==> design.v <==
`timescale 1ns/10ps
module  CONV(
	input				clk,
	input				reset,
	output logic		busy,	
	input				ready,	
	output logic [13:0]	iaddr,
	input  		 [7:0]	idata,	
	output logic		ioe,
	output logic		wen_L0,
	output logic		oe_L0,
	output logic [13:0]	addr_L0,
	output logic [11:0] w_data_L0,
	input  		 [11:0] r_data_L0,
	output logic 		wen_L1,
	output logic		oe_L1,
	output logic [11:0]	addr_L1,
	output logic [11:0]	w_data_L1,
	input  		 [11:0]	r_data_L1,
	output logic		oe_weight,
	output logic [15:0]	addr_weight,
	input  logic signed  [7:0]  r_data_weight,
	output logic		wen_L2,
	output logic [3:0]	addr_L2,
	output logic [31:0]	w_data_L2
	);
reg [1:0] fully_flag;
reg[3:0] i0,i4,i5,i6;
reg [3:0] state,next_state;
reg [11:0] data [0:8];
reg [15:0] zero_index,addr_index0,addr_index1,addr_index2,addr_index3,addr_index4,L0_index;
reg signed [31:0] data_fully;
parameter INIT=4'd0,ADDR1=4'd1,WAIT1=4'd2,DATA_i0=4'd3,LAYER0=4'd4,ADDR2=4'd5,LAYER1=4'd6,
		  LAYER1_1=4'd7,ADDR3=4'd8,WAIT3=4'd9,LAYER2=4'd10,LAYER2_1=4'd11,FINI=4'd12;
always @(posedge clk or posedge reset ) begin
  if(reset) state<=INIT;
  else state<=next_state;
end
always @(*) begin
	case (state)
		INIT:begin
			next_state=(ready)?ADDR1:INIT;	
		end 
		ADDR1:begin
			next_state=WAIT1;
		end
		WAIT1:begin
			next_state=(fully_flag==0)?DATA_i0:(fully_flag==1)?LAYER1:LAYER2;		   
		end
		DATA_i0:begin
			next_state=(i0>=8&&zero_index==0||i0>=7&&zero_index==127||i0>=5&&zero_index==16510||
			            i0>=4&&zero_index==16637||i0>=8&&zero_index%130==0&&zero_index!=0&&zero_index!=16510||
						i5>=7&&zero_index%130==127&&zero_index!=127&&zero_index!=16637||
						i6>=8&&zero_index>0&&zero_index<127||i4>=5&&zero_index>16510&&zero_index<16637||i4>=8)?LAYER0:ADDR1;	
		end
		LAYER0:begin
			next_state=(L0_index>=16383)?ADDR2:ADDR1;
		end
		ADDR2:begin
			next_state=WAIT1;
		end
		LAYER1:begin
			next_state=(i0>=3)?LAYER1_1:ADDR2;
		end
		LAYER1_1:begin
			next_state=(addr_index1>=4095)?ADDR3:ADDR2;
		end
		ADDR3:begin
			next_state=WAIT1;
		end
		LAYER2:begin
			next_state=(addr_index2>=4095)?LAYER2_1:ADDR3;
		end
		LAYER2_1:begin
			next_state=(addr_index4>=9)?FINI:ADDR3;
		end
		FINI:begin
			next_state=INIT;
		end
		default: next_state=INIT;
	endcase
end
always @(posedge clk) begin
	case (state)
		INIT:begin
			zero_index<=16'h0;
			i0<=4'h4;
			i4<=4'h0;
			i5<=4'h0;
			i6<=4'h3;
			addr_index0<=0;
			addr_index1<=126;
			addr_index2<=0;
			addr_index3<=16128;
			addr_index4<=0;
			L0_index<=0;
			wen_L0<=0;
			ioe<=0;
			busy<=0;
			data_fully<=0;
			fully_flag<=0;
			wen_L1<=0;
			wen_L2<=0;
			oe_L0<=0;
			oe_L1<=0;
			oe_weight<=0;
		end 
		ADDR1:begin
			wen_L0<=0;
            ioe<=1;
			if (zero_index==0) begin
				if (i0==4) iaddr<=14'h0;
				else if (i0==5) iaddr<=14'h1; 
				else if (i0==7) iaddr<=14'h80;
				else iaddr<=14'h81;	
			end
			else if (zero_index==127) begin
				if (i0==3) iaddr<=14'h7E;
				else if (i0==4) iaddr<=14'h7F; 
				else if (i0==6) iaddr<=14'hFE;
				else iaddr<=14'hFF;	
			end
			else if (zero_index==16510) begin
				if (i0==1) iaddr<=14'h3F00;
				else if (i0==2) iaddr<=14'h3F01; 
				else if (i0==4) iaddr<=14'h3F80;
				else iaddr<=14'h3F81;		
			end
			else if (zero_index==16637) begin
				if (i0==0) iaddr<=14'h3F7E;
				else if (i0==1) iaddr<=14'h3F7F; 
				else if (i0==3) iaddr<=14'h3FFE;
				else iaddr<=14'h3FFF;		
			end
			else if (zero_index%130==0&&zero_index!=0&&zero_index!=16510) begin
				if (i0==1) iaddr<=addr_index0;
				else if (i0==2) iaddr<=addr_index0+1; 
				else if (i0==4) iaddr<=addr_index0+128;
				else if (i0==5) iaddr<=addr_index0+129;
				else if (i0==7) iaddr<=addr_index0+256;
				else iaddr<=addr_index0+257;
			end
			else if (zero_index%130==127&&zero_index!=127&&zero_index!=16637) begin
				if (i5==0) iaddr<=addr_index1;
				else if (i5==1) iaddr<=addr_index1+1; 
				else if (i5==3) iaddr<=addr_index1+128;
				else if (i5==4) iaddr<=addr_index1+129;
				else if (i5==6) iaddr<=addr_index1+256;
				else iaddr<=addr_index1+257;	
			end
			else if (zero_index>0&&zero_index<127) begin
				if (i6==3) iaddr<=addr_index2;
				else if (i6==4) iaddr<=addr_index2+1; 
				else if (i6==5) iaddr<=addr_index2+2;
				else if (i6==6) iaddr<=addr_index2+128;
				else if (i6==7) iaddr<=addr_index2+129;
				else iaddr<=addr_index2+130;	
			end
			else if (zero_index>16510&&zero_index<16637) begin
				if (i4==0) iaddr<=addr_index3;
				else if (i4==1) iaddr<=addr_index3+1; 
				else if (i4==2) iaddr<=addr_index3+2;
				else if (i4==3) iaddr<=addr_index3+128;
				else if (i4==4) iaddr<=addr_index3+129;
				else iaddr<=addr_index3+130;
			end
			else begin
				if (i4==0) iaddr<=addr_index4;
				else if (i4==1) iaddr<=addr_index4+1; 
				else if (i4==2) iaddr<=addr_index4+2;
				else if (i4==3) iaddr<=addr_index4+128;
				else if (i4==4) iaddr<=addr_index4+129;
				else if (i4==5) iaddr<=addr_index4+130;
				else if (i4==6) iaddr<=addr_index4+256;
				else if (i4==7) iaddr<=addr_index4+257;
				else iaddr<=addr_index4+258;	
			end
		end
		DATA_i0:begin
			if (zero_index==0) begin
				data[0]<=8'h0;
			    data[1]<=8'h0;
			    data[2]<=8'h0;
			    data[3]<=8'h0;
			    data[6]<=8'h0;
                data[i0]<=idata;
			    i0<=(i0==5)?i0+2:i0+1;	
			end
			else if (zero_index==127) begin
				data[0]<=8'h0;
			    data[1]<=8'h0;
			    data[2]<=8'h0;
			    data[5]<=8'h0;
			    data[8]<=8'h0;
                data[i0]<=idata;
			    i0<=(i0==4)?i0+2:i0+1;		
			end
			else if (zero_index==16510) begin
			    data[0]<=8'h0;
			    data[3]<=8'h0;
			    data[6]<=8'h0;
			    data[7]<=8'h0;
			    data[8]<=8'h0;
                data[i0]<=idata;
			    i0<=(i0==2)?i0+2:i0+1;	
			end
			else if (zero_index==16637) begin
				data[2]<=8'h0;
			    data[5]<=8'h0;
			    data[6]<=8'h0;
			    data[7]<=8'h0;
			    data[8]<=8'h0;
                data[i0]<=idata;
			    i0<=(i0==1)?i0+2:i0+1;
			end
			else if (zero_index%130==0&&zero_index!=0&&zero_index!=16510) begin
			   data[0]<=8'h0;
               data[3]<=8'h0;
               data[6]<=8'h0;
               data[i0]<=idata;
               i0<=(i0%3==2)?i0+2:i0+1;	
			end
			else if (zero_index%130==127&&zero_index!=127&&zero_index!=16637) begin
			    data[2]<=8'h0;
			    data[5]<=8'h0;
			    data[8]<=8'h0;
			    data[i5]<=idata;
			    i5<=(i5%3==1)?i5+2:i5+1;
			end
			else if (zero_index>0&&zero_index<127) begin
				data[0]<=8'h0;
                data[1]<=8'h0;
                data[2]<=8'h0;
                data[i6]<=idata;
                i6<=i6+1;
			end
			else if ((zero_index>16510&&zero_index<16637)) begin
				data[6]<=8'h0;
			    data[7]<=8'h0;
			    data[8]<=8'h0;
			    data[i4]<=idata;
			    i4<=i4+1;
			end
			else begin
				data[i4]<=idata;
			    i4<=i4+1;
			end	
		end
		LAYER0:begin
			if (i0>=8&&zero_index==0) begin
				i0<=3;
				zero_index<=zero_index+1;
			end
			else if (i0>=7&&zero_index==127) begin
				i0<=1;
				zero_index<=zero_index+3;
			end
			else if (i0>=5&&zero_index==16510) begin
				i0<=0;
				zero_index<=zero_index+1;
			end
			else if (i0>=4&&zero_index==16637) begin
				i0<=0;
				zero_index<=zero_index+1;
				addr_index0<=0;
				addr_index1<=0;
				addr_index2<=0;
				addr_index3<=0;
				addr_index4<=0;
			end
			else if (i0>=8&&zero_index%130==0&&zero_index!=0&&zero_index!=16510) begin
				i0<=0;
				zero_index<=zero_index+1;
				addr_index0<=addr_index0+128;
			end
			else if (i5>=7&&zero_index%130==127&&zero_index!=127&&zero_index!=16637) begin
				i5<=0;
				zero_index<=zero_index+3;
				addr_index1<=addr_index1+128;
			end
			else if (i6>=8&&zero_index>0&&zero_index<127) begin
				i6<=0;
				zero_index<=zero_index+1;
				addr_index2<=addr_index2+1;
			end
			else if (i4>=5&&zero_index>16510&&zero_index<16637) begin
				i4<=0;
				zero_index<=zero_index+1;
				addr_index3<=addr_index3+1;
			end
			else begin
				i4<=0;
				zero_index<=zero_index+1;
				addr_index4<=(addr_index4%128==125)?addr_index4+3:addr_index4+1;
			end
		    ioe<=0;
			wen_L0<=1;
			L0_index<=L0_index+1;
			addr_L0<=L0_index;
            w_data_L0<=($signed(-(data[0]<<1)+data[2]+data[4]+(data[5]<<1)+
                       data[6]+(data[7]<<1)-((data[8]<<1)+data[8]))>0)?$signed(-(data[0]<<1)+data[2]+data[4]+(data[5]<<1)+
                       data[6]+(data[7]<<1)-((data[8]<<1)+data[8])):0;
		end
        ADDR2:begin
			fully_flag<=1;
			wen_L0<=0;
			wen_L1<=0;
			oe_L0<=1;
			if(i0==0) addr_L0<=addr_index0;
			else if (i0==1) addr_L0<=addr_index0+1;
			else if (i0==2) addr_L0<=addr_index0+128;
            else addr_L0<=addr_index0+129;			
		end
		LAYER1:begin
			data[i0]<=r_data_L0;
			i0<=i0+1;
		end
		LAYER1_1:begin
			i0<=0;
			addr_index0<=(addr_index0%128==126)?addr_index0+130:addr_index0+2;
            wen_L1<=1;
			oe_L0<=0;
			addr_L1<=addr_index1;
			addr_index1<=addr_index1+1;
			w_data_L1<=(data[0]>=data[1]&&data[0]>=data[2]&&data[0]>=data[3])?data[0]:
			           (data[1]>=data[2]&&data[1]>=data[3]&&data[1]>=data[0])?data[1]:
					   (data[2]>=data[3]&&data[2]>=data[1]&&data[2]>=data[0])?data[2]:
					   (data[3]>=data[0]&&data[3]>=data[2]&&data[3]>=data[1])?data[3]:0;
		end
		ADDR3:begin
			fully_flag<=2;
			wen_L1<=0;
			wen_L2<=0;
			oe_L1<=1;
			oe_weight<=1;
			addr_L1<=addr_index2;
            addr_weight<=addr_index3;
		end
		LAYER2:begin
			data_fully<=$signed(r_data_L1)*r_data_weight+data_fully;
			addr_index2<=addr_index2+1;
			addr_index3<=addr_index3+1;
		end
		LAYER2_1:begin
			addr_index2<=0;
			oe_L1<=0;
			oe_weight<=0;
			wen_L2<=1;
			addr_L2<=addr_index4;
			w_data_L2<=(data_fully>0)?data_fully:data_fully>>>16;
			addr_index4<=addr_index4+1;
			data_fully<=32'b0;
		end
		FINI:begin
			busy<=1;
		end
		default; 
	endcase
end
endmodule
==> run.sh <==
#!/bin/bash
# the make line also repeats each setting of config.mk as NAME=value (left out here)
make -C /OpenROAD-flow-scripts/flow DESIGN_CONFIG=/design/flow/config.mk WORK_HOME=/design/flow/orfs CLKGATE_MAP_FILE= finish
==> config.mk <==
export PLATFORM = sky130hd
export DESIGN_NAME = CONV
export DESIGN_NICKNAME = CONV
export VERILOG_FILES = /design/flow/design.v
export SDC_FILE = /design/flow/constraint.sdc
export NUM_CORES = 4
export LEC_CHECK = 0
export CAP_MARGIN = 0
export CORE_MARGIN = 2
export CORE_UTILIZATION = 71
export CTS_CLUSTER_DIAMETER = 31
export CTS_CLUSTER_SIZE = 39
export HOLD_SLACK_MARGIN = -0.08
export MAX_ROUTING_LAYER = met4
export MIN_ROUTING_LAYER = met1
export PLACE_DENSITY = 0.66
export SLEW_MARGIN = 40
export TNS_END_PERCENT = 65
==> constraint.sdc <==
create_clock -name core_clock -period 9.57 [get_ports {clk}]
set_input_delay 1.9140 -clock core_clock [delete_from_list [all_inputs] [get_ports {clk}]]
set_output_delay 1.9140 -clock core_clock [all_outputs]
set_load 0.01 [all_outputs]
==> CHANGELOG.md, run 1 <==
## Flow update

* Inserted Clock Buffers at 84
* Most area-hungry cell type in the Yosys netlist: sky130_fd_sc_hd__edfxtp_1
* Chip Area at 53100 sq um
* Synth Area in XOR/XNOR at 5.41%
* Tool error: [ERROR GRT-0116] Global routing finished with congestion. Check the congestion regions in the DRC Viewer.
* Share of synthesized area occupied by flip-flops and latches at 30.9%
* Number of standard-cell rows in the floorplan at 82
* Avg Cell Area, Syn at 8.94 sq um
* Gpl congestion at 1.01
* Number of synthesized flops with an enable pin at 316
* Yosys simple share at 18.8%
* Synthesis area per yosys at 36400 sq um
* HPWL reported at the end of detailed placement at 90900 um
* Warning count from the yosys run at 1
* Post-Synth Adder-Cell Area at 19.0%
* Stage at which the run stopped: global routing
* H-tree depth at 3
* Number of nets produced by synthesis at 4539
* Most used flip-flop cell after synthesis: sky130_fd_sc_hd__edfxtp_1
* Yosys top cell by instances: sky130_fd_sc_hd__nor2_1
* Async set-reset flop share out of synthesis at 3.00%
* Area fraction of the dominant cell type after synthesis at 26.1%
* Die boundary height at 230 um
* Initial cell density of the core at 72.2%
* Top logic cell family in the synthesized netlist: adder cells
* Number of synthesized register bits at 400
* Overall Global Routing Usage at 72.2%
* Yosys cell count at 4070
* Instance tally after logic synthesis at 4070
* Width of the chip at 230 um
* Leftover overflow at the end of global routing at 92
* Area share of and-or/or-and cells after synthesis at 17.7%
* Core footprint at 50400 sq um
* Synth top cells by count: sky130_fd_sc_hd__nor2_1 (377), sky130_fd_sc_hd__inv_1 (367), sky130_fd_sc_hd__edfxtp_1 (316)
* Clock net sink count at 400
* Placed Instances at 5151
* Top cells by area, synth: sky130_fd_sc_hd__edfxtp_1 (26%), sky130_fd_sc_hd__fa_1 (11%), sky130_fd_sc_hd__ha_1 (7.5%), sky130_fd_sc_hd__a21oi_1 (4.1%), sky130_fd_sc_hd__dfxtp_1 (4.0%)
* Share of cell area taken by muxes after synthesis at 2.07%
* Cell area after technology mapping at 36400 sq um
* Library cells used by synthesis at 117
* Outcome: aborted with a tool error
* Port bufs at 166
* # IOs at 167
* Cell at the root of the clock tree: sky130_fd_sc_hd__clkbuf_16
* Maximum buffer depth of the clock tree at 3
==> repair_timing <==
action | in CTS
setup endpoints to repair | 252
hold buffers | 0
cloned | 6
setup buffers | 33
resized | 88
pin swaps | 30
==> through the flow <==
step           utilization [%]  instance area, sq um  setup WS, ps  setup TNS [ps]
3_5_place_dp              83.3                 42000         -1470         -106870
4_1_cts                   90.2                 45400         -1100          -47100
3_3_place_gp              83.3                 41900         -1190          -42830
2_1_floorplan                -                 36900         -1770          -60260
==> per-layer routing <==
metal  GRT usage [%]  GRT overflow
met2            87.3            39
met4            63.1            45
met3            57.6             7
met1            72.4             1
met5               -             -
==> inputs of run 2 (changes only) <==
Settings changed: ABC_AREA from default to 0, CORE_ASPECT_RATIO from default to 0.92, CORE_UTILIZATION 71 to 39, CTS_CLUSTER_DIAMETER 31 to 24, CTS_CLUSTER_SIZE 39 to 45, HOLD_SLACK_MARGIN -0.08 to default, PLACE_DENSITY 0.66 to default, SETUP_SLACK_MARGIN from default to 1.42, SLEW_MARGIN 40 to 5, TNS_END_PERCENT 65 to default.
Clock period 9.57 ns to 5.32 ns, I/O delays scaled along.
==> CHANGELOG.md, run 2 <==
### Changed

* Outcome: failed layout checks
* Reasons for failing layout checks: setup timing
* Final critical-path required period at 10750 ps
* Leftover overflow at the end of global routing at 0
* Clock net sink count at 400 (unchanged)
* Count of inserted antenna diode cells at 0
* Most area-hungry cell type in the Yosys netlist: sky130_fd_sc_hd__edfxtp_1
* Family with the most delay on the worst path: simple AND/OR/NAND/NOR gates
* Top cells by area, synth: sky130_fd_sc_hd__edfxtp_1 (26%), sky130_fd_sc_hd__fa_1 (11%), sky130_fd_sc_hd__ha_1 (7.5%), sky130_fd_sc_hd__a21oi_1 (4.1%), sky130_fd_sc_hd__dfxtp_1 (4.0%)
* Cell at the slowest stage of the critical path: sky130_fd_sc_hd__or4_4
* Final design instance area without fill at 48900 sq um
* Maximum fanout count along the critical path at 8
* Tcrit/Tclk final at 202%
* Number of synthesized flops with an enable pin at 316 (unchanged)
* Data arrival time of the critical path at 11170 ps
* Inserted Clock Buffers at 109 (+30%)
* Yosys top cell by instances: sky130_fd_sc_hd__nor2_1
* Cell at the root of the clock tree: sky130_fd_sc_hd__clkbuf_16
* WP depth at 45
* Maximum number of pins on one net before global-route repair at 49
* Worst setup skew after layout at 44.4 ps
* Count of maximum capacitance violations at 0
* Crit Path Class: flop to flop
* Final wirelength at 114000 um
* Synthesis area per yosys at 36400 sq um (unchanged)
* Number of standard-cell rows in the floorplan at 107 (+30%)
* Final setup violating endpoints at 279
* Tally of nets with antenna violations remaining after routing at 0
* Worst reg2reg endpoint: i0[0]
* Number of nets produced by synthesis at 4539 (unchanged)
* CP Capture Type: flop
* Worst min-delay path startpoint: fully_flag[1]
* Avg Cell Area, Syn at 8.94 sq um (unchanged)
* Core footprint at 92500 sq um (+84%)
* Yosys simple share at 18.8% (unchanged)
* Fmax at 0.0931 GHz
* Synth top cells by count: sky130_fd_sc_hd__nor2_1 (377), sky130_fd_sc_hd__inv_1 (367), sky130_fd_sc_hd__edfxtp_1 (316)
* CP peak stage delay at 590 ps
* Number of global-route vias before repair at 32800
* Yosys cell count at 4070 (unchanged)
* Last element of the critical path: i0[0]
* Warning count from the yosys run at 1 (unchanged)
* Via count normalized by instance count at 5.40
* Top logic cell family in the synthesized netlist: adder cells
* Layout area overhead at 34.4%
* Number of warning messages in the logs at 66
* Share of synthesized area occupied by flip-flops and latches at 30.9% (unchanged)
* Path type of the worst min-delay path: flop to flop
* Chip Area at 95800 sq um (+80%)
* Capture endpoint of the worst hold path: state[5]
* Post-Synth Adder-Cell Area at 19.0% (unchanged)
* R2r worst-path depth at 45
* Drt pass-1 iters at 7
* Port bufs at 166 (unchanged)
* Post-route worst setup slack at -5430 ps
* Total buffers and inverters traversed by the critical path at 4
* CTS Hold Buffers Added at 0 (unchanged)
* Gpl congestion at 0.936 (-7.4%)
* Depth of the worst hold-timing path at 1
* Overall Global Routing Usage at 24.3%
* H-tree depth at 3 (unchanged)
* Final net count at 5244
* Width of the chip at 322 um (+40%)
* Clock insertion delay at the later pin of the skew report at 690 ps
* # IOs at 167 (unchanged)
* Total placed instance area at 44100 sq um (+5.1%)
* Initial cell density of the core at 39.3% (-33 points)
* Worst reg2reg startpoint: zero_index[13]
* Worst setup slack for register-to-register paths at -5430 ps
* Most used flip-flop cell after synthesis: sky130_fd_sc_hd__edfxtp_1
* Area fraction of the dominant cell type after synthesis at 26.1% (unchanged)
* Async set-reset flop share out of synthesis at 3.00% (unchanged)
* Initial antenna violation count at 1
* Die boundary height at 297 um (+29%)
* Number of pins with negative max-slew slack in the final report at 0
* Initial detailed-routing violation count at 2683
* Via count at 33100
* Wire length of the first global-routing pass at 181000 um
* Drt wl/cell at 18.6 um
* Clock transition at the register clock pins on the worst setup and hold paths after CTS at 50 ps
* Worst-case headroom to the max-slew limit at 27.5%
* Cell area after technology mapping at 36400 sq um (unchanged)
* Worst setup SP type: flop
* Library cells used by synthesis at 117 (unchanged)
* Share of cell area taken by muxes after synthesis at 2.07% (unchanged)
* Number of synthesized register bits at 400 (unchanged)
* Clock tree from TritonCTS: built
* Worst-case setup slack after placement at -5550 ps (-4080 ps)
* Synth Area in XOR/XNOR at 5.41% (unchanged)
* HPWL reported at the end of detailed placement at 87000 um (-4.3%)
* Transition at the pin with the smallest max-transition slack at 1070 ps
* Instance tally after logic synthesis at 4070 (unchanged)
* Maximum buffer depth of the clock tree at 3 (unchanged)
* Setup repair after global routing missed its margin: true
* Critical Path RT at 5740 ps
* Remaining routing DRC violations at 0
* Area share of and-or/or-and cells after synthesis at 17.7% (unchanged)
* Final Hold Viols at 0
* Critical Path Source: zero_index[13]
[run 2: area by class of cell]
cell class | instances | area (sq um)
multi-input combinational | 3094 | 24200
sequential | 400 | 11200
clock buffer | 126 | 2890
tap | 1253 | 1570
clock inverter | 80 | 1010
inverter | 373 | 1400
timing repair buffer | 797 | 6630
fill | 8508 | 43600
[run 2: through the flow]
stage	hold WS (ps)	instances	TNS, ps	util (%)
final	453	6123	-1201860	52.9
after global routing	487	6123	-1334160	52.9
after CTS	460	6097	-1166310	52.4
after detailed placement	455	5869	-1244220	47.7
after global placement	436	5869	-1196860	47.7
after floorplan	409	4070	-1161420	-
[run 2: layer usage]
| layer | vias to the layer above | routed length (um) | GRT usage (%) |
|---|---|---|---|
| li1 | 15800 | - | - |
| met1 | 15900 | 51800 | 32.9 |
| met2 | 1107 | 52900 | 38.5 |
| met3 | 188 | 6540 | 2.92 |
| met4 | 0 | 2880 | 6.42 |
| met5 | - | 0 | - |
[run 2: what timing repair did]
action | CTS | global route
setup buffers | 22 | 26
pin swaps | 27 | 40
resized | 67 | 62
endpoints found under the hold margin | 0 | 0
endpoints found under the setup margin | 307 | 351
==> inputs of run 3 (changes only) <==
Settings changed: ABC_AREA 0 to default, CAP_MARGIN 0 to 15, CELL_PAD_IN_SITES_DETAIL_PLACEMENT from default to 0, CELL_PAD_IN_SITES_GLOBAL_PLACEMENT from default to 3, CORE_ASPECT_RATIO 0.92 to default, CTS_CLUSTER_SIZE 45 to 39, GPL_ROUTABILITY_DRIVEN from default to 0, GPL_TIMING_DRIVEN from default to 0, PLACE_DENSITY_LB_ADDON from default to 0.28, SETUP_SLACK_MARGIN 1.42 to default, SLEW_MARGIN 5 to 25.
Clock period 5.32 ns to 9.29 ns, I/O delays scaled along.
==> CHANGELOG.md, run 3 <==
### Changed

* Instance tally after logic synthesis at 4070 (unchanged)
* Clock transition at the register clock pins on the worst setup and hold paths after CTS at 50 ps (about the same)
* WP depth at 50 (+11%)
* Number of nets produced by synthesis at 4539 (unchanged)
* Area fraction of the dominant cell type after synthesis at 26.1% (unchanged)
* Critical Path RT at 9760 ps (+4020 ps)
* Number of synthesized flops with an enable pin at 316 (unchanged)
* Transition at the pin with the smallest max-transition slack at 1010 ps (-60.2 ps)
* R2r worst-path depth at 50 (+11%)
* Die boundary height at 309 um (+4.2%)
* Warning count from the yosys run at 1 (unchanged)
* Capture endpoint of the worst hold path: addr_weight[11]
* HPWL reported at the end of detailed placement at 94100 um (+8.1%)
* Share of synthesized area occupied by flip-flops and latches at 30.9% (unchanged)
* Initial antenna violation count at 0 (-1)
* # IOs at 167 (unchanged)
* Cell at the root of the clock tree: sky130_fd_sc_hd__clkbuf_16
* Post-route worst setup slack at -2600 ps (+2830 ps)
* Via count normalized by instance count at 5.48 (+1.5%)
* Final Hold Viols at 0 (unchanged)
* Yosys top cell by instances: sky130_fd_sc_hd__nor2_1
* CP Capture Type: flop
* Avg Cell Area, Syn at 8.94 sq um (unchanged)
* Area share of and-or/or-and cells after synthesis at 17.7% (unchanged)
* Final critical-path required period at 11890 ps (+1140 ps)
* Worst min-delay path startpoint: addr_index3[11]
* Crit Path Class: flop to flop
* Initial cell density of the core at 39.2% (-0.17 points)
* Clock tree from TritonCTS: built
* Yosys cell count at 4070 (unchanged)
* Library cells used by synthesis at 117 (unchanged)
* Worst-case headroom to the max-slew limit at 31.9% (+4.4 points)
* Fmax at 0.0841 GHz (-9.6%)
* CTS Hold Buffers Added at 0 (unchanged)
* Total buffers and inverters traversed by the critical path at 11 (+7)
* Drt wl/cell at 21.1 um (+13%)
* Yosys simple share at 18.8% (unchanged)
* Maximum fanout count along the critical path at 7 (-1)
* Reasons for failing layout checks: setup timing
* Worst setup slack for register-to-register paths at -2600 ps (+2830 ps)
* Tcrit/Tclk final at 128% (-74 points)
* Post-Synth Adder-Cell Area at 19.0% (unchanged)
* Synthesis area per yosys at 36400 sq um (unchanged)
* Tally of nets with antenna violations remaining after routing at 0 (unchanged)
* Worst reg2reg endpoint: i0[0]
* Outcome: failed layout checks
* H-tree depth at 4 (+1)
* Core footprint at 92900 sq um (+0.43%)
* Utilization of the core after routing at 52.1% (-0.79 points)
* Final net count at 5071 (-3.3%)
* Chip Area at 95800 sq um (about the same)
* Number of pins with negative max-slew slack in the final report at 0 (unchanged)
* Count of inserted antenna diode cells at 0 (unchanged)
* Remaining routing DRC violations at 0 (unchanged)
* Family with the most delay on the worst path: simple AND/OR/NAND/NOR gates
* Final wirelength at 126000 um (+10%)
* Path type of the worst min-delay path: flop to flop
* Most common cell type on the critical path: sky130_fd_sc_hd__or3_4
* Depth of the worst hold-timing path at 0 (-1)
* Cell area after technology mapping at 36400 sq um (unchanged)
* Worst setup skew after layout at 43.7 ps (-0.641 ps)
* Port bufs at 166 (unchanged)
* Maximum buffer depth of the clock tree at 3 (unchanged)
* Worst reg2reg startpoint: zero_index[12]
* Most used flip-flop cell after synthesis: sky130_fd_sc_hd__edfxtp_1
* Width of the chip at 309 um (-4.0%)
* Clock net sink count at 400 (unchanged)
* Leftover overflow at the end of global routing at 0 (unchanged)
* Setup repair after global routing missed its margin: true
* Worst setup SP type: flop
* Number of synthesized register bits at 400 (unchanged)
* CP peak stage delay at 570 ps (-20 ps)
* Drt pass-1 iters at 5 (-2)
* Share of cell area taken by muxes after synthesis at 2.07% (unchanged)
* Maximum number of pins on one net before global-route repair at 36 (-27%)
* Final setup violating endpoints at 264 (-5.4%)
* Async set-reset flop share out of synthesis at 3.00% (unchanged)
* Total placed instance area at 40300 sq um (-8.5%)
* Last element of the critical path: i0[0]
* Number of warning messages in the logs at 66 (unchanged)
* Synth top cells by count: sky130_fd_sc_hd__nor2_1 (377), sky130_fd_sc_hd__inv_1 (367), sky130_fd_sc_hd__edfxtp_1 (316)
* Initial detailed-routing violation count at 2308 (-14%)
* Top cells by area, synth: sky130_fd_sc_hd__edfxtp_1 (26%), sky130_fd_sc_hd__fa_1 (11%), sky130_fd_sc_hd__ha_1 (7.5%), sky130_fd_sc_hd__a21oi_1 (4.1%), sky130_fd_sc_hd__dfxtp_1 (4.0%)
* Overall Global Routing Usage at 26.8% (+2.5 points)
* Synth Area in XOR/XNOR at 5.41% (unchanged)
* Clock insertion delay at the later pin of the skew report at 750 ps (+60 ps)
* Fillers at 8703 (+2.3%)
* Inserted Clock Buffers at 142 (+30%)
* Via count at 32700 (-1.1%)
* Wire length of the first global-routing pass at 192000 um (+5.9%)
* Top logic cell family in the synthesized netlist: adder cells
* Critical Path Source: zero_index[12]
* Layout area overhead at 33.0%
* Number of standard-cell rows in the floorplan at 112 (+4.7%)
* Most area-hungry cell type in the Yosys netlist: sky130_fd_sc_hd__edfxtp_1
* Data arrival time of the critical path at 12360 ps (+1190 ps)
* Cell at the slowest stage of the critical path: sky130_fd_sc_hd__or4_4
* Count of maximum capacitance violations at 0 (unchanged)
* Number of global-route vias before repair at 32100 (-2.1%)
* Final design instance area without fill at 48400 sq um (-1.1%)
==> run 3: timing repair <==
action                     CTS  global route
gates cloned                 6             2
gates resized              196           170
setup buffers              126            88
pin swaps                   75           108
setup endpoints to repair  264           267
==> run 3: through the flow <==
stage | TNS [ps] | instances | setup WS [ps] | hold slack (ps)
floorplan | -115720 | 4070 | -2050 | 409
global placement | -700420 | 5490 | -4600 | 436
detailed placement | -686350 | 5493 | -4500 | 444
CTS | -289360 | 5876 | -2550 | 451
global route | -423210 | 5964 | -2920 | 469
finish | -343790 | 5964 | -2600 | 447
==> run 3: layout make-up <==
type / instances / area (sq um) / share of cell area (%)
buffer: 201 / 1080 / 2.23
tap: 1254 / 1570 / 3.24
sequential: 400 / 11200 / 23.2
inverter: 373 / 1410 / 2.91
timing repair buffer: 389 / 3600 / 7.44
multi-input combinational: 3095 / 24800 / 51.3
clock buffer: 174 / 3720 / 7.69
clock inverter: 78 / 933 / 1.93
==> run 3: per-layer routing <==
layer / GRT usage, % / part of all wire (%)
met5: - / 0
met4: 8.17 / 2.7
met3: 3.37 / 4.1
met2: 42.6 / 48
met1: 35.6 / 45
==> inputs of run 4 (changes only) <==
Settings changed: ABC_AREA from default to 1, CAP_MARGIN 15 to 20, CELL_PAD_IN_SITES_DETAIL_PLACEMENT 0 to default, CELL_PAD_IN_SITES_GLOBAL_PLACEMENT 3 to default, CORE_ASPECT_RATIO from default to 0.92, CTS_CLUSTER_SIZE 39 to 45, GPL_ROUTABILITY_DRIVEN 0 to default, GPL_TIMING_DRIVEN 0 to default, HOLD_SLACK_MARGIN from default to 0.29, PLACE_DENSITY_LB_ADDON 0.28 to 0.05, SLEW_MARGIN 25 to 5.
Clock period 9.29 ns to 4.57 ns, I/O delays scaled along.
==> CHANGELOG.md, run 4 <==
### Changed

* Outcome: failed layout checks
* Reasons for failing layout checks: setup timing
* Tally of nets with antenna violations remaining after routing at 0 (unchanged)
* Library cells used by synthesis at 75 (-36%)
* Post-route worst setup slack at -5450 ps (-2860 ps)
* Family with the most delay on the worst path: simple AND/OR/NAND/NOR gates
* Fillers at 9141 (+5.0%)
* Avg Cell Area, Syn at 7.69 sq um (-14%)
* Number of synthesized flops with an enable pin at 316 (unchanged)
* Share of synthesized area occupied by flip-flops and latches at 29.7% (-1.2 points)
* Tcrit/Tclk final at 219% (+91 points)
* Maximum buffer depth of the clock tree at 3 (unchanged)
* Wire length of the first global-routing pass at 203000 um (+5.8%)
* Warning count from the yosys run at 1 (unchanged)
* Number of standard-cell rows in the floorplan at 109 (-2.7%)
* HPWL reported at the end of detailed placement at 101000 um (+7.0%)
* CP Capture Type: flop
* CP peak stage delay at 420 ps (-150 ps)
* Final net count at 6284 (+24%)
* Final setup violating endpoints at 293 (+11%)
* Worst setup slack for register-to-register paths at -5450 ps (-2860 ps)
* Worst setup SP type: flop
* Fmax at 0.0998 GHz (+19%)
* Last element of the critical path: i0[0]
* Drt pass-1 iters at 7 (+2)
* # IOs at 167 (unchanged)
* Total buffers and inverters traversed by the critical path at 16 (+5)
* Area fraction of the dominant cell type after synthesis at 25.1% (-1.0 points)
* Crit Path Class: flop to flop
* Area share of and-or/or-and cells after synthesis at 13.9% (-3.8 points)
* Placed Instances at 6881 (+25%)
* Cell at the root of the clock tree: sky130_fd_sc_hd__clkbuf_16
* Path type of the worst min-delay path: flop to flop
* Drt wl/cell at 17.8 um (-16%)
* Most used flip-flop cell after synthesis: sky130_fd_sc_hd__edfxtp_1
* Share of cell area taken by muxes after synthesis at 0.0529% (-2.0 points)
* Synth Area in XOR/XNOR at 3.54% (-1.9 points)
* Overall Global Routing Usage at 26.8% (about the same)
* Initial antenna violation count at 2 (+2)
* Data arrival time of the critical path at 10520 ps (-1840 ps)
* Worst min-delay path startpoint: state[3]
* Clock transition at the register clock pins on the worst setup and hold paths after CTS at 40 ps (about the same)
* Number of global-route vias before repair at 36300 (+13%)
* Worst reg2reg startpoint: zero_index[13]
* Width of the chip at 329 um (+6.3%)
* Leftover overflow at the end of global routing at 0 (unchanged)
* Die boundary height at 303 um (-2.1%)
* Gpl congestion at 0.945
* R2r worst-path depth at 85 (+70%)
* Instance tally after logic synthesis at 4925 (+21%)
* Worst setup skew after layout at 50.9 ps (+7.16 ps)
* Cell area after technology mapping at 37900 sq um (+4.0%)
* Inserted Clock Buffers at 151 (+6.3%)
* CTS Hold Buffers Added at 0 (unchanged)
* Synth top cells by count: sky130_fd_sc_hd__nand2_1 (946), sky130_fd_sc_hd__inv_1 (777), sky130_fd_sc_hd__nor2_1 (431)
* Top cells by area, synth: sky130_fd_sc_hd__edfxtp_1 (25%), sky130_fd_sc_hd__fa_1 (11%), sky130_fd_sc_hd__nand2_1 (9.4%), sky130_fd_sc_hd__inv_1 (7.7%), sky130_fd_sc_hd__ha_1 (7.2%)
* Count of maximum capacitance violations at 0 (unchanged)
* Layout area overhead at 39.1%
* Cell at the slowest stage of the critical path: sky130_fd_sc_hd__edfxtp_1
* Port bufs at 166 (unchanged)
* Remaining routing DRC violations at 0 (unchanged)
* Core footprint at 96100 sq um (+3.5%)
* Post-route worst hold slack at 416 ps (-30.5 ps)
* Chip Area at 99600 sq um (+4.0%)
* Capture endpoint of the worst hold path: busy
* Initial detailed-routing violation count at 2572 (+11%)
* Clock insertion delay at the later pin of the skew report at 760 ps (about the same)
* Top logic cell family in the synthesized netlist: simple AND/OR/NAND/NOR gates
* Maximum fanout count along the critical path at 7 (unchanged)
* Number of nets produced by synthesis at 5394 (+19%)
* Utilization of the core after routing at 54.8% (+2.7 points)
* Via count normalized by instance count at 5.09 (-7.1%)
* Most common cell type on the critical path: sky130_fd_sc_hd__nand2_2
* Async set-reset flop share out of synthesis at 3.00% (unchanged)
* Final wirelength at 129000 um (+2.3%)
* Setup repair after global routing missed its margin: true
* Yosys simple share at 24.3% (+5.4 points)
* Synthesis area per yosys at 37900 sq um (+4.0%)
* Number of warning messages in the logs at 66 (unchanged)
* Worst-case headroom to the max-slew limit at 29.4% (-2.5 points)
* Maximum number of pins on one net before global-route repair at 42 (+17%)
* Final Hold Viols at 0 (unchanged)
* Critical Path Source: zero_index[13]
* Clock tree from TritonCTS: built
* Most area-hungry cell type in the Yosys netlist: sky130_fd_sc_hd__edfxtp_1
* H-tree depth at 4 (unchanged)
* Transition at the pin with the smallest max-transition slack at 1060 ps (+44.9 ps)
* Number of pins with negative max-slew slack in the final report at 0 (unchanged)
* Worst reg2reg endpoint: i0[0]
* Depth of the worst hold-timing path at 0 (unchanged)
* Number of synthesized register bits at 400 (unchanged)
* Initial cell density of the core at 39.4% (+0.20 points)
* Non-filler cells, final at 7221 (+21%)
* Critical Path RT at 5070 ps (-4690 ps)
* Yosys top cell by instances: sky130_fd_sc_hd__nand2_1
* Post-Synth Adder-Cell Area at 18.2% (-0.82 points)
* Clock net sink count at 400 (unchanged)
* Final critical-path required period at 10020 ps (-1860 ps)
* Yosys cell count at 4925 (+21%)
* WP depth at 85 (+70%)
* Setup_tns at -1329100 ps (-985310 ps)
* Via count at 36800 (+12%)
run 4: layout make-up:
class                      instances  area (sq um)  area share, %
multi-input combinational       3531         24200           45.9
tap                             1276          1600           3.03
sequential                       400         11200           21.3
antenna                            2          5.00        0.00951
clock buffer                     188          4090           7.76
clock inverter                    93           955           1.81
inverter                         850          3220           6.12
timing repair buffer             881          7360           14.0
run 4: layer usage:
metal,part of all wire [%],track usage (%),vias up
li1,-,-,18100
met1,46,35.7,17400
met2,46,41.7,1008
met3,5.4,3.99,226
met4,2.7,9.02,0
met5,0,-,-
run 4: through the flow:
step                cell area [sq um]  worst slack [ps]
floorplan                       38300             -5130
global placement                46000             -5520
detailed placement              46000             -5730
CTS                             51800             -5320
global route                    52600             -6190
finish                          52700             -5450
run 4: repair_timing:
action	CTS	global route
gates resized	98	177
endpoints found under the setup margin	292	294
gates cloned	5	1
pin swaps	76	75
buffers inserted	28	24
==> inputs of run 5 (changes only) <==
Settings changed: ABC_AREA 1 to 0, CAP_MARGIN 20 to 30, CORE_ASPECT_RATIO 0.92 to 1.27, CORE_UTILIZATION 39 to 49, CTS_CLUSTER_DIAMETER 24 to default, CTS_CLUSTER_SIZE 45 to 98, HOLD_SLACK_MARGIN 0.29 to default, MAX_ROUTING_LAYER met4 to default, MIN_ROUTING_LAYER met1 to default, PLACE_DENSITY_LB_ADDON 0.05 to 0.15, SLEW_MARGIN 5 to 20, TNS_END_PERCENT from default to 40.
Clock period 4.57 ns to 18.9 ns, I/O delays scaled along.
==> CHANGELOG.md, run 5 <==
### Changed

* Outcome: timing/DRC/antenna clean
* Transition at the pin with the smallest max-transition slack at 989 ps (-68.4 ps)
* Capture endpoint of the worst hold path: state[5]
* Yosys cell count at 4070 (-17%)
* Tcrit/Tclk final at 78.6% (-140 points)
* Via count normalized by instance count at 5.94 (+17%)
* Drt pass-1 iters at 7 (unchanged)
* Maximum buffer depth of the clock tree at 3 (unchanged)
* Final design instance area without fill at 40500 sq um (-23%)
* Most used flip-flop cell after synthesis: sky130_fd_sc_hd__edfxtp_1
* Crit Path Class: flop to flop
* Layout area overhead at 11.3%
* Share of cell area taken by muxes after synthesis at 2.07% (+2.0 points)
* Yosys simple share at 18.8% (-5.4 points)
* Clock tree from TritonCTS: built
* Number of standard-cell rows in the floorplan at 112 (+2.8%)
* Critical Path Source: zero_index[14]
* Leftover overflow at the end of global routing at 0 (unchanged)
* Core footprint at 73600 sq um (-23%)
* Clock net sink count at 400 (unchanged)
* Port bufs at 166 (unchanged)
* Cell at the slowest stage of the critical path: sky130_fd_sc_hd__edfxtp_1
* Post-cts repair resize count at 0 (-100%)
* Post-Synth Adder-Cell Area at 19.0% (+0.82 points)
* H-tree depth at 2 (-2)
* Worst setup slack for register-to-register paths at 4050 ps (+9500 ps)
* R2r worst-path depth at 43 (-49%)
* Family with the most delay on the worst path: AND-OR/OR-AND gates
* Width of the chip at 246 um (-25%)
* Worst setup skew after layout at 50.3 ps (-0.605 ps)
* Top cells by area, synth: sky130_fd_sc_hd__edfxtp_1 (26%), sky130_fd_sc_hd__fa_1 (11%), sky130_fd_sc_hd__ha_1 (7.5%), sky130_fd_sc_hd__a21oi_1 (4.1%), sky130_fd_sc_hd__dfxtp_1 (4.0%)
* Instance tally after logic synthesis at 4070 (-17%)
* Final critical-path required period at 14850 ps (+4830 ps)
* Synthesis area per yosys at 36400 sq um (-3.9%)
* Maximum number of pins on one net before global-route repair at 49 (+17%)
* Depth of the worst hold-timing path at 1 (+1)
* Total setup buffers inserted after CTS at 0 (-100%)
* Cell at the root of the clock tree: sky130_fd_sc_hd__clkbuf_16
* Library cells used by synthesis at 117 (+56%)
* Yosys top cell by instances: sky130_fd_sc_hd__nor2_1
* HPWL reported at the end of detailed placement at 83500 um (-17%)
* Worst min-delay path startpoint: fully_flag[2]
* Drt wl/cell at 21.2 um (+19%)
* CTS Hold Buffers Added at 0 (unchanged)
* Area share of and-or/or-and cells after synthesis at 17.7% (+3.8 points)
* # IOs at 167 (unchanged)
* Area fraction of the dominant cell type after synthesis at 26.1% (+1.0 points)
* Worst-case headroom to the max-slew limit at 34.1% (+4.6 points)
* Final net count at 4605 (-27%)
* Fillers at 6767 (-26%)
* Worst reg2reg startpoint: zero_index[14]
* Top logic cell family in the synthesized netlist: adder cells
* Number of pins with negative max-slew slack in the final report at 0 (unchanged)
* Avg Cell Area, Syn at 8.94 sq um (+16%)
* Inserted Clock Buffers at 46 (-70%)
* Gpl congestion at 0.934 (-1.2%)
* Data arrival time of the critical path at 15210 ps (+4690 ps)
* Remaining routing DRC violations at 0 (unchanged)
* Worst setup SP type: flop
* Most area-hungry cell type in the Yosys netlist: sky130_fd_sc_hd__edfxtp_1
* Most common cell type on the critical path: sky130_fd_sc_hd__ha_1
* Initial antenna violation count at 0 (-2)
* Last element of the critical path: i0[0]
* Tally of nets with antenna violations remaining after routing at 0 (unchanged)
* Clock transition at the register clock pins on the worst setup and hold paths after CTS at 60 ps (+20 ps)
* Via count at 30500 (-17%)
* Chip Area at 76500 sq um (-23%)
* Setup repair after global routing missed its margin: false
* Maximum fanout count along the critical path at 35 (+28)
* Die boundary height at 311 um (+2.7%)
* Synth Area in XOR/XNOR at 5.41% (+1.9 points)
* Final setup violating endpoints at 0 (-100%)
* Count of inserted antenna diode cells at 0 (-2)
* WP depth at 43 (-49%)
* Final Hold Viols at 0 (unchanged)
* Worst reg2reg endpoint: i0[0]
* Clock insertion delay at the later pin of the skew report at 620 ps (-140 ps)
* CP peak stage delay at 600 ps (+180 ps)
* Number of warning messages in the logs at 63 (-4.5%)
* Critical Path RT at 19260 ps (+14190 ps)
* Cell area after technology mapping at 36400 sq um (-3.9%)
* CP Capture Type: flop
* Area taken by multi-input logic gates at 23000 sq um (-5.1%)
* Share of synthesized area occupied by flip-flops and latches at 30.9% (+1.2 points)
* Warning count from the yosys run at 1 (unchanged)
* Fmax at 0.0673 GHz (-33%)
* Setup_tns at 0 ps (+1329100 ps)
* Number of synthesized flops with an enable pin at 316 (unchanged)
* Async set-reset flop share out of synthesis at 3.00% (unchanged)
* Total buffers and inverters traversed by the critical path at 1 (-15)
* Number of nets produced by synthesis at 4539 (-16%)
* Synth top cells by count: sky130_fd_sc_hd__nor2_1 (377), sky130_fd_sc_hd__inv_1 (367), sky130_fd_sc_hd__edfxtp_1 (316)
* Initial cell density of the core at 49.5% (+10 points)
* Final wirelength at 109000 um (-15%)
* Count of maximum capacitance violations at 0 (unchanged)
* Total placed instance area at 38800 sq um (-16%)
* Path type of the worst min-delay path: flop to flop
* Footprint of the flip-flops and latches at 11200 sq um (unchanged)
* Number of synthesized register bits at 400 (unchanged)
* Wire length of the first global-routing pass at 172000 um (-15%)
* Overall Global Routing Usage at 28.5% (+1.7 points)
* Number of global-route vias before repair at 30000 (-17%)
* Initial detailed-routing violation count at 2313 (-10%)
* Utilization of the core after routing at 55.1% (+0.30 points)
## run 5: area by class of cell
cell class,count,area share [%]
clock buffers,61,3.27
clock inverters,24,0.698
inverters,373,3.46
multi-input cells,3094,56.7
flip-flops and latches,400,27.7
well taps,969,2.99
repair buffers,221,5.18
## run 5: stage by stage
stage | hold slack, ps | worst slack [ps] | cells
after detailed placement | 434 | 4290 | 5051
after global placement | 432 | 4510 | 5047
after global routing | 478 | 2880 | 5142
final | 438 | 4050 | 5142
after floorplan | 409 | 6370 | 4070
after CTS | 442 | 4310 | 5136
## run 5: routing by layer
layer  track usage, %  vias to the layer above  wire [um]
li1                 -                    14600          -
met1             36.5                    14700      45100
met2             48.5                     1005      53500
met3             3.31                      246       5590
met4             11.7                        0       4900
met5                0                        -          0
==> inputs of run 6 (changes only) <==
Settings changed: ABC_AREA 0 to default, CORE_ASPECT_RATIO 1.27 to 1.1, CTS_CLUSTER_SIZE 98 to default, TNS_END_PERCENT 40 to default.
Clock period 18.9 ns to 7.74 ns, I/O delays scaled along.
==> CHANGELOG.md, run 6 <==
### Changed

* Clock tree from TritonCTS: built
* Worst reg2reg startpoint: zero_index[13]
* Worst-case headroom to the max-slew limit at 34.3% (+0.28 points)
* Worst-case setup slack after placement at -3260 ps (-7550 ps)
* Initial antenna violation count at 0 (unchanged)
* Path type of the worst min-delay path: flop to flop
* Yosys cell count at 4070 (unchanged)
* Data arrival time of the critical path at 11140 ps (-4070 ps)
* Utilization of the core after routing at 62.3% (+7.2 points)
* Final setup violating endpoints at 265 (+265)
* Synth Area in XOR/XNOR at 5.41% (unchanged)
* Initial detailed-routing violation count at 2865 (+24%)
* Worst setup SP type: flop
* Number of synthesized flops with an enable pin at 316 (unchanged)
* Share of synthesized area occupied by flip-flops and latches at 30.9% (unchanged)
* Final Hold Viols at 0 (unchanged)
* Chip Area at 76500 sq um (about the same)
* Overall Global Routing Usage at 28.4% (-0.070 points)
* R2r worst-path depth at 47 (+9.3%)
* Number of standard-cell rows in the floorplan at 104 (-7.1%)
* Worst setup slack for register-to-register paths at -3060 ps (-7110 ps)
* # IOs at 167 (unchanged)
* Post-Synth Adder-Cell Area at 19.0% (unchanged)
* Clock transition at the register clock pins on the worst setup and hold paths after CTS at 70 ps (about the same)
* Via count at 32900 (+7.8%)
* Async set-reset flop share out of synthesis at 3.00% (unchanged)
* CP peak stage delay at 530 ps (-70 ps)
* Total buffers and inverters traversed by the critical path at 6 (+5)
* H-tree depth at 2 (unchanged)
* Cell at the slowest stage of the critical path: sky130_fd_sc_hd__or4_4
* Critical Path RT at 8080 ps (-11180 ps)
* Post-route worst setup slack at -3060 ps (-7110 ps)
* Final critical-path required period at 10800 ps (-4050 ps)
* Number of warning messages in the logs at 66 (+4.8%)
* Yosys top cell by instances: sky130_fd_sc_hd__nor2_1
* CTS Hold Buffers Added at 0 (unchanged)
* Yosys simple share at 18.8% (unchanged)
* Worst reg2reg endpoint: i0[0]
* Width of the chip at 264 um (+7.3%)
* Instance tally after logic synthesis at 4070 (unchanged)
* Number of nets produced by synthesis at 4539 (unchanged)
* Inserted Clock Buffers at 46 (unchanged)
* Leftover overflow at the end of global routing at 0 (unchanged)
* Top cells by area, synth: sky130_fd_sc_hd__edfxtp_1 (26%), sky130_fd_sc_hd__fa_1 (11%), sky130_fd_sc_hd__ha_1 (7.5%), sky130_fd_sc_hd__a21oi_1 (4.1%), sky130_fd_sc_hd__dfxtp_1 (4.0%)
* Tally of nets with antenna violations remaining after routing at 0 (unchanged)
* Layout area overhead at 25.6%
* Most area-hungry cell type in the Yosys netlist: sky130_fd_sc_hd__edfxtp_1
* Outcome: failed layout checks
* Via count normalized by instance count at 5.83 (-1.8%)
* Fmax at 0.0926 GHz (+37%)
* Synthesis area per yosys at 36400 sq um (unchanged)
* Drt pass-1 iters at 6 (-1)
* WP depth at 47 (+9.3%)
* Number of synthesized register bits at 400 (unchanged)
* Post-route worst hold slack at 449 ps (+11.0 ps)
* HPWL reported at the end of detailed placement at 84500 um (+1.2%)
* Reasons for failing layout checks: setup timing
* Clock net sink count at 400 (unchanged)
* Worst min-delay path startpoint: fully_flag[2]
* Final net count at 5126 (+11%)
* Maximum number of pins on one net before global-route repair at 48 (-2.0%)
* Worst setup skew after layout at 12.7 ps (-37.6 ps)
* Last element of the critical path: i0[0]
* Avg Cell Area, Syn at 8.94 sq um (unchanged)
* Maximum buffer depth of the clock tree at 3 (unchanged)
* Warning count from the yosys run at 1 (unchanged)
* Most used flip-flop cell after synthesis: sky130_fd_sc_hd__edfxtp_1
* Remaining routing DRC violations at 0 (unchanged)
* Wire length of the first global-routing pass at 175000 um (+1.6%)
* Top logic cell family in the synthesized netlist: adder cells
* Setup repair after global routing missed its margin: true
* Drt wl/cell at 19.8 um (-6.8%)
* Initial cell density of the core at 49.6% (+0.12 points)
* Area share of and-or/or-and cells after synthesis at 17.7% (unchanged)
* Core footprint at 73400 sq um (-0.24%)
* Tcrit/Tclk final at 140% (+61 points)
* Share of cell area taken by muxes after synthesis at 2.07% (unchanged)
* Cell at the root of the clock tree: sky130_fd_sc_hd__clkbuf_16
* CP Capture Type: flop
* Maximum fanout count along the critical path at 6 (-83%)
* Count of inserted antenna diode cells at 0 (unchanged)
* Library cells used by synthesis at 117 (unchanged)
* Cell area after technology mapping at 36400 sq um (unchanged)
* Crit Path Class: flop to flop
* Critical Path Source: zero_index[13]
* Synth top cells by count: sky130_fd_sc_hd__nor2_1 (377), sky130_fd_sc_hd__inv_1 (367), sky130_fd_sc_hd__edfxtp_1 (316)
* Die boundary height at 290 um (-6.8%)
* Depth of the worst hold-timing path at 1 (unchanged)
* Number of pins with negative max-slew slack in the final report at 0 (unchanged)
* Area fraction of the dominant cell type after synthesis at 26.1% (unchanged)
* Gpl congestion at 0.937 (+0.33%)
* Transition at the pin with the smallest max-transition slack at 981 ps (-7.82 ps)
* Family with the most delay on the worst path: simple AND/OR/NAND/NOR gates
* Count of maximum capacitance violations at 0 (unchanged)
* Number of global-route vias before repair at 31700 (+5.5%)
* Final wirelength at 112000 um (+2.4%)
* Clock insertion delay at the later pin of the skew report at 600 ps (-20 ps)
* Capture endpoint of the worst hold path: state[5]
* Port bufs at 166 (unchanged)
* Fillers at 6348 (-6.2%)
## run 6: repair_timing
item / CTS / global route
cloned: 0 / 6
setup buffers: 26 / 28
endpoints found under the setup margin: 265 / 267
pin swaps: 27 / 68
resized: 43 / 110
## run 6: final cells by class
type,instances,area [sq um],share of cell area (%)
sequential,400,11200,24.6
inverter,373,1410,3.08
clock buffer,54,1210,2.65
clock inverter,30,229,0.501
multi-input combinational,3099,24100,52.8
tap,954,1190,2.61
timing repair buffer,737,6270,13.7
## run 6: routing by layer
layer	routed length (um)	track usage [%]	part of all wire (%)
met2	53300	47.6	48
met3	6530	2.97	5.9
met1	47800	38.6	43
met4	3970	9.20	3.6
met5	0	0	0
## run 6: metrics by stage
step                std cells  setup TNS [ps]  instance area, sq um
floorplan                4070         -516670                 37200
global placement         5495         -559840                 43000
detailed placement       5500         -584850                 43100
CTS                      5609         -540190                 44900
global route             5647         -698770                 45700
finish                   5647         -589350                 45700
==> inputs of run 7 (changes only) <==
Settings changed: CAP_MARGIN 30 to 15, CELL_PAD_IN_SITES_DETAIL_PLACEMENT from default to 2, CORE_ASPECT_RATIO 1.1 to default, CORE_UTILIZATION 49 to 39, CTS_CLUSTER_DIAMETER from default to 24, CTS_CLUSTER_SIZE from default to 39, MAX_ROUTING_LAYER from default to met4, MIN_ROUTING_LAYER from default to met1, PLACE_DENSITY_LB_ADDON 0.15 to 0.28, SETUP_SLACK_MARGIN from default to 1.97, SLEW_MARGIN 20 to 25.
Clock period 7.74 ns to 9.29 ns, I/O delays scaled along.
==> CHANGELOG.md, run 7 <==
## Flow update

* Outcome: aborted with a tool error
* Stage at which the run stopped: global routing
* Tool error: [ERROR GRT-0232] Routing congestion too high. Check the congestion heatmap in the GUI.
* HPWL reported at the end of detailed placement at 138000 um (+63%)
* Number of nets produced by synthesis at 4539 (unchanged)
* Most area-hungry cell type in the Yosys netlist: sky130_fd_sc_hd__edfxtp_1
* Share of synthesized area occupied by flip-flops and latches at 30.9% (unchanged)
* CTS Hold Buffers Added at 0 (unchanged)
* Instance tally after logic synthesis at 4070 (unchanged)
* Placed Instances at 5787 (+5.2%)
* Synth top cells by count: sky130_fd_sc_hd__nor2_1 (377), sky130_fd_sc_hd__inv_1 (367), sky130_fd_sc_hd__edfxtp_1 (316)
* Share of cell area taken by muxes after synthesis at 2.07% (unchanged)
* Number of synthesized flops with an enable pin at 316 (unchanged)
* Avg Cell Area, Syn at 8.94 sq um (unchanged)
* Synth Area in XOR/XNOR at 5.41% (unchanged)
* Top logic cell family in the synthesized netlist: adder cells
* Overall Global Routing Usage at 82.7%
* Warning count from the yosys run at 1 (unchanged)
* Top cells by area, synth: sky130_fd_sc_hd__edfxtp_1 (26%), sky130_fd_sc_hd__fa_1 (11%), sky130_fd_sc_hd__ha_1 (7.5%), sky130_fd_sc_hd__a21oi_1 (4.1%), sky130_fd_sc_hd__dfxtp_1 (4.0%)
* Port bufs at 166 (unchanged)
* Width of the chip at 309 um (+17%)
* Library cells used by synthesis at 117 (unchanged)
* Core footprint at 92900 sq um (+27%)
* Gpl congestion at 0.922 (-1.6%)
* Chip Area at 95800 sq um (+25%)
* Async set-reset flop share out of synthesis at 3.00% (unchanged)
* Yosys cell count at 4070 (unchanged)
* Die boundary height at 309 um (+6.8%)
* Yosys top cell by instances: sky130_fd_sc_hd__nor2_1
* Area fraction of the dominant cell type after synthesis at 26.1% (unchanged)
* Leftover overflow at the end of global routing at 468
* Area share of and-or/or-and cells after synthesis at 17.7% (unchanged)
* Number of synthesized register bits at 400 (unchanged)
* Post-Synth Adder-Cell Area at 19.0% (unchanged)
* Clock net sink count at 400 (unchanged)
* Initial cell density of the core at 39.2% (-10 points)
* Cell area after technology mapping at 36400 sq um (unchanged)
* Total placed instance area at 43300 sq um (+0.56%)
* Synthesis area per yosys at 36400 sq um (unchanged)
* Most used flip-flop cell after synthesis: sky130_fd_sc_hd__edfxtp_1
* Maximum buffer depth of the clock tree at 3 (unchanged)
* Number of standard-cell rows in the floorplan at 112 (+7.7%)
* H-tree depth at 4 (+2)
* # IOs at 167 (unchanged)
* Yosys simple share at 18.8% (unchanged)
* Inserted Clock Buffers at 145 (+220%)
* Cell at the root of the clock tree: sky130_fd_sc_hd__clkbuf_16
run 7: through the flow:
step / TNS (ps) / worst slack (ps) / hold WS (ps)
4_1_cts: -374350 / -2310 / 493
3_3_place_gp: -135050 / -1490 / 429
3_5_place_dp: -407240 / -2590 / 477
2_1_floorplan: -115720 / -2050 / 409
run 7: repair_timing:
action | CTS
endpoints found under the setup margin | 275
resized | 271
gates cloned | 15
pin swaps | 60
setup buffers | 73
run 7: metal layers:
metal	GRT overflow	track usage, %
met5	-	-
met4	216	86.5
met3	18	66.8
met2	231	95.4
met1	3	80.6
==> inputs of run 8 (changes only) <==
Settings changed: CAP_MARGIN 15 to 20, CELL_PAD_IN_SITES_DETAIL_PLACEMENT 2 to default, CORE_UTILIZATION 39 to 65, CTS_CLUSTER_DIAMETER 24 to 289, CTS_CLUSTER_SIZE 39 to default, MIN_ROUTING_LAYER met1 to default, PLACE_DENSITY_LB_ADDON 0.28 to default, SETUP_SLACK_MARGIN 1.97 to default, SLEW_MARGIN 25 to 20.
Clock period 9.29 ns to 10.8 ns, I/O delays scaled along.
==> CHANGELOG.md, run 8 <==
### Changed

* Family with the most delay on the worst path: simple AND/OR/NAND/NOR gates
* # IOs at 167 (unchanged)
* Count of inserted antenna diode cells at 0
* Crit Path Class: flop to flop
* Die boundary height at 241 um (-22%)
* Final Hold Viols at 0
* Number of warning messages in the logs at 68
* Data arrival time of the critical path at 11250 ps
* Worst reg2reg startpoint: zero_index[13]
* Worst setup skew after layout at 18.9 ps
* Synthesis area per yosys at 36400 sq um (unchanged)
* Most common cell type on the critical path: sky130_fd_sc_hd__or3_4
* Number of nets produced by synthesis at 4539 (unchanged)
* Tally of nets with antenna violations remaining after routing at 0
* Total buffers and inverters traversed by the critical path at 4
* Worst reg2reg endpoint: i0[1]
* Maximum number of pins on one net before global-route repair at 49
* Clock net sink count at 400 (unchanged)
* Area share of and-or/or-and cells after synthesis at 17.7% (unchanged)
* Worst setup slack for register-to-register paths at -50 ps
* Critical Path Source: zero_index[13]
* Critical Path RT at 11200 ps
* Maximum fanout count along the critical path at 7
* Capture endpoint of the worst hold path: state[5]
* Last element of the critical path: i0[1]
* Worst min-delay path startpoint: fully_flag[1]
* Synth top cells by count: sky130_fd_sc_hd__nor2_1 (377), sky130_fd_sc_hd__inv_1 (367), sky130_fd_sc_hd__edfxtp_1 (316)
* Path type of the worst min-delay path: flop to flop
* Count of maximum capacitance violations at 0
* Worst setup SP type: flop
* Cell at the root of the clock tree: sky130_fd_sc_hd__clkbuf_16
* Most area-hungry cell type in the Yosys netlist: sky130_fd_sc_hd__edfxtp_1
* Layout area overhead at 17.3%
* Final critical-path required period at 10850 ps
* Leftover overflow at the end of global routing at 0
* Avg Cell Area, Syn at 8.94 sq um (unchanged)
* Final design instance area without fill at 42700 sq um
* Number of synthesized register bits at 400 (unchanged)
* Number of synthesized flops with an enable pin at 316 (unchanged)
* Overall Global Routing Usage at 38.6%
* Maximum buffer depth of the clock tree at 3 (unchanged)
* Outcome: failed layout checks
* HPWL reported at the end of detailed placement at 81100 um (-41%)
* Worst-case headroom to the max-slew limit at 25.7%
* Drt wl/cell at 21.0 um
* Via count normalized by instance count at 6.34
* Initial antenna violation count at 0
* Library cells used by synthesis at 117 (unchanged)
* Final net count at 4854
* Top cells by area, synth: sky130_fd_sc_hd__edfxtp_1 (26%), sky130_fd_sc_hd__fa_1 (11%), sky130_fd_sc_hd__ha_1 (7.5%), sky130_fd_sc_hd__a21oi_1 (4.1%), sky130_fd_sc_hd__dfxtp_1 (4.0%)
* Share of cell area taken by muxes after synthesis at 2.07% (unchanged)
* Depth of the worst hold-timing path at 1
* Total placed instance area at 40500 sq um (-6.6%)
* Initial cell density of the core at 65.9% (+27 points)
* Reasons for failing layout checks: setup timing
* Via count at 32800
* Final wirelength at 109000 um
* Clock tree from TritonCTS: built
* Transition at the pin with the smallest max-transition slack at 1110 ps
* CP Capture Type: flop
* CP peak stage delay at 560 ps
* Instance tally after logic synthesis at 4070 (unchanged)
* Initial detailed-routing violation count at 3802
* Number of global-route vias before repair at 31400
* Setup repair after global routing missed its margin: true
* Most used flip-flop cell after synthesis: sky130_fd_sc_hd__edfxtp_1
* Cell at the slowest stage of the critical path: sky130_fd_sc_hd__or4b_4
* Drt pass-1 iters at 8
* Inserted Clock Buffers at 46 (-68%)
* Area fraction of the dominant cell type after synthesis at 26.1% (unchanged)
* Yosys top cell by instances: sky130_fd_sc_hd__nor2_1
* Cell area after technology mapping at 36400 sq um (unchanged)
* Top logic cell family in the synthesized netlist: adder cells
* Fillers at 3946
* Clock transition at the register clock pins on the worst setup and hold paths after CTS at 60 ps
* R2r worst-path depth at 43
* Remaining routing DRC violations at 0
* WP depth at 43
* Synth Area in XOR/XNOR at 5.41% (unchanged)
* H-tree depth at 2 (-2)
* Fmax at 0.0922 GHz
* Async set-reset flop share out of synthesis at 3.00% (unchanged)
* Port bufs at 166 (unchanged)
* Number of standard-cell rows in the floorplan at 86 (-23%)
* Gpl congestion at 0.999 (+8.3%)
* Number of pins with negative max-slew slack in the final report at 0
* Core footprint at 55200 sq um (-41%)
* Final setup violating endpoints at 2
* Warning count from the yosys run at 1 (unchanged)
* Tcrit/Tclk final at 100%
* Post-route worst setup slack at -50.0 ps
* Share of synthesized area occupied by flip-flops and latches at 30.9% (unchanged)
* Width of the chip at 241 um (-22%)
* Clock insertion delay at the later pin of the skew report at 590 ps
* Post-Synth Adder-Cell Area at 19.0% (unchanged)
* Yosys simple share at 18.8% (unchanged)
* Wire length of the first global-routing pass at 171000 um
* Yosys cell count at 4070 (unchanged)
* Chip Area at 57900 sq um (-40%)
==> run 8: layout make-up <==
class	count	area, sq um	area share, %
clock buffers	62	1300	3.05
inverters	373	1400	3.29
clock inverters	21	193	0.451
flip-flops and latches	400	11200	26.3
repair buffers	469	4010	9.39
well taps	748	936	2.19
multi-input cells	3095	23600	55.3
==> run 8: routing by layer <==
layer,up-vias,global-route usage [%],part of all wire [%]
met3,274,6.20,9.0
met4,0,12.9,3.5
met2,1651,60.6,47
li1,15100,-,-
met5,-,-,0
met1,15800,51.2,41
==> run 8: stage by stage <==
step / instances / hold slack (ps) / TNS [ps] / setup slack [ps] / utilization [%]
global placement: 5052 / 434 / -177 / -123 / 73.3
CTS: 5159 / 460 / -4.73 / -4.73 / 76.8
detailed placement: 5053 / 446 / -1840 / -362 / 73.3
finish: 5168 / 459 / -94.8 / -50.0 / 77.3
global route: 5168 / 488 / -3460 / -489 / 77.3
floorplan: 4070 / 409 / -3940 / -540 / -
==> run 8: repair_timing <==
item / 4_1_cts / 5_1_grt
gates resized: 46 / 55
hold buffers: 0 / 0
pin swaps: 25 / 29
buffers inserted: 23 / 8
endpoints found under the setup margin: 11 / 80
gates cloned: 0 / 1
hold endpoints to repair: 0 / 0
